// conv_top
module conv_top
#(
    parameter DATA_WIDTH  = 8,
    parameter KERNEL_SIZE = 25
)
(
    input  logic                     i_clk,
    input  logic                     i_arstn,
	input  logic                     i_arstn_perf,
	input  logic                     i_enable_count2,
    input  logic                     i_ready,
    input  logic                     i_valid,
    input  logic [KERNEL_SIZE - 1:0] i_bit_X,
    input  logic [KERNEL_SIZE - 1:0] i_bit_K,
    output logic [              1:0] o_conv,
    output logic                     o_ready,
    output logic                     o_valid,
	output logic [             31:0] o_perf_cycle_count,
	output logic [             31:0] o_perf_cycle_count2
);
For scale: ~2600 cells after synthesis, about 120 I/O pins, ~36000 µm² of cells after synthesis.
make LEC_CHECK=0 CAP_MARGIN=20 CORE_MARGIN=2 CORE_UTILIZATION=72 CTS_CLUSTER_DIAMETER=259 GPL_ROUTABILITY_DRIVEN=1 MAX_ROUTING_LAYER=met4 MIN_ROUTING_LAYER=met1 PLACE_DENSITY_LB_ADDON=0.01 SETUP_SLACK_MARGIN=0.71 SLEW_MARGIN=30 TNS_END_PERCENT=90 finish   # period 5.09 ns
run.sh (not shown) runs the stock make flow with config.mk's settings and CLKGATE_MAP_FILE=.
The baseline produced a layout that fails on negative setup slack.
==> next run, changes <==
- CORE_UTILIZATION: 72 -> 40
- CTS_CLUSTER_DIAMETER: 259 -> not set
- GPL_ROUTABILITY_DRIVEN: 1 -> not set
- MAX_ROUTING_LAYER: met4 -> not set
- MIN_ROUTING_LAYER: met1 -> not set
- PLACE_DENSITY_LB_ADDON: 0.01 -> not set
- SETUP_SLACK_MARGIN: 0.71 -> not set
- SLEW_MARGIN: 30 -> 20
- TNS_END_PERCENT: 90 -> not set
- clock period: 5.09 -> 9.1 ns (I/O delays scaled with it)
Now the flow completed without violations; via count came out lower by 8.9%; global-route usage fell by 15 points; cell area is lower by 4.7%.
==> next run, changes <==
- CORE_UTILIZATION: 40 -> 66
- clock period: 9.1 -> 10.6 ns (I/O delays scaled with it)
Result: Design area is lower by 1.9%. Sequential power is lower by 14%. Non-clock buffer count is higher by 2. Core utilization is higher by 29 points. Power is lower by 14%. Sequential cell count does not change. Global-route usage is higher by 8.5 points. Clock power is lower by 19%.
==> next run, changes <==
- CAP_MARGIN: 20 -> 40
- CORE_UTILIZATION: 66 -> 72
- SETUP_SLACK_MARGIN: not set -> 2.83
- TNS_END_PERCENT: not set -> 5
- clock period: 10.6 -> 9.81 ns (I/O delays scaled with it)
Result: The new run completed without violations; routed wire length grows by a few percent; design area goes up slightly; synthesized area does not change; global-route usage rose by 2.9 points.
==> next run, changes <==
- ABC_AREA: not set -> 1
- CAP_MARGIN: 40 -> 20
- CORE_UTILIZATION: 72 -> 66
- CTS_CLUSTER_SIZE: not set -> 97
- SETUP_SLACK_MARGIN: 2.83 -> not set
- TNS_END_PERCENT: 5 -> not set
- clock period: 9.81 -> 7.04 ns (I/O delays scaled with it)
This time the run reached the layout checks and failed them: negative setup slack.
Setup slack loses 2.2 ns.
Sequential share of layout area decreases by 3.1 points.
Final area rises by 8.0%.
Count of clock-buffer cells in the layout falls by 1.
Combinational power went up by 40%.
==> next run, changes <==
- CAP_MARGIN: 20 -> 10
- CORE_UTILIZATION: 66 -> 40
- CTS_CLUSTER_SIZE: 97 -> 26
- HOLD_SLACK_MARGIN: not set -> -0.1
- clock period: 7.04 -> 12.0 ns (I/O delays scaled with it)
Result: This time the run ran to the end with no violations. Global-route usage falls by 10 points. Cell count rises by 3.4%. Wire length falls by 1.5%. Setup slack improves by 3.4 ns. Worst hold slack degrades by 0.0063 ns. Flip-flop count does not change.


## v14
Starting RTL as in the previous note.
Design conv_top, start of the top module:
module conv_top
#(
    parameter DATA_WIDTH  = 8,
    parameter KERNEL_SIZE = 25
)
(
    input  logic                     i_clk,
    input  logic                     i_arstn,
	input  logic                     i_arstn_perf,
	input  logic                     i_enable_count2,
    input  logic                     i_ready,
    input  logic                     i_valid,
    input  logic [KERNEL_SIZE - 1:0] i_bit_X,
    input  logic [KERNEL_SIZE - 1:0] i_bit_K,
    output logic [              1:0] o_conv,
    output logic                     o_ready,
    output logic                     o_valid,
	output logic [             31:0] o_perf_cycle_count,
	output logic [             31:0] o_perf_cycle_count2
);
Settings: LEC_CHECK=0, CAP_MARGIN=20, CORE_MARGIN=2, CORE_UTILIZATION=72, CTS_CLUSTER_DIAMETER=29, CTS_CLUSTER_SIZE=27, HOLD_SLACK_MARGIN=-0.09, PLACE_DENSITY=0.63, SETUP_SLACK_MARGIN=1.34, SLEW_MARGIN=20, TNS_END_PERCENT=5; clock period 5.05 ns.
[v14] flow finished | final checks: failed | reasons: setup timing
diff inputs: v14 => v24
# v14
export LEC_CHECK = 0
export CAP_MARGIN = 20
export CORE_MARGIN = 2
export CORE_UTILIZATION = 72
export CTS_CLUSTER_DIAMETER = 29
export CTS_CLUSTER_SIZE = 27
export HOLD_SLACK_MARGIN = -0.09
export PLACE_DENSITY = 0.63
export SETUP_SLACK_MARGIN = 1.34
export SLEW_MARGIN = 20
export TNS_END_PERCENT = 5
create_clock -name core_clock -period 5.05 [get_ports {i_clk}]
# v24
export LEC_CHECK = 0
export CAP_MARGIN = 40
export CORE_MARGIN = 2
export CORE_UTILIZATION = 72
export SLEW_MARGIN = 20
create_clock -name core_clock -period 11.6 [get_ports {i_clk}]
==> comparison <==
- v24 | stages: all done | timing, DRC, antenna: all pass
- Re utilization of the core after routing: v24 is 11 points down on v14.
- | critical path depth | v24 vs v14 | 2 higher |
- Against v14 as the reference, v24 delivers a higher arrival time at the worst endpoint.
- Cmp v24 vs v14: met3 wire length lower in v24
- First-pass GRT wire length: v24 vs v14 down about 24%
Power figures rest on the tool's default switching activity, not on a simulated workload.
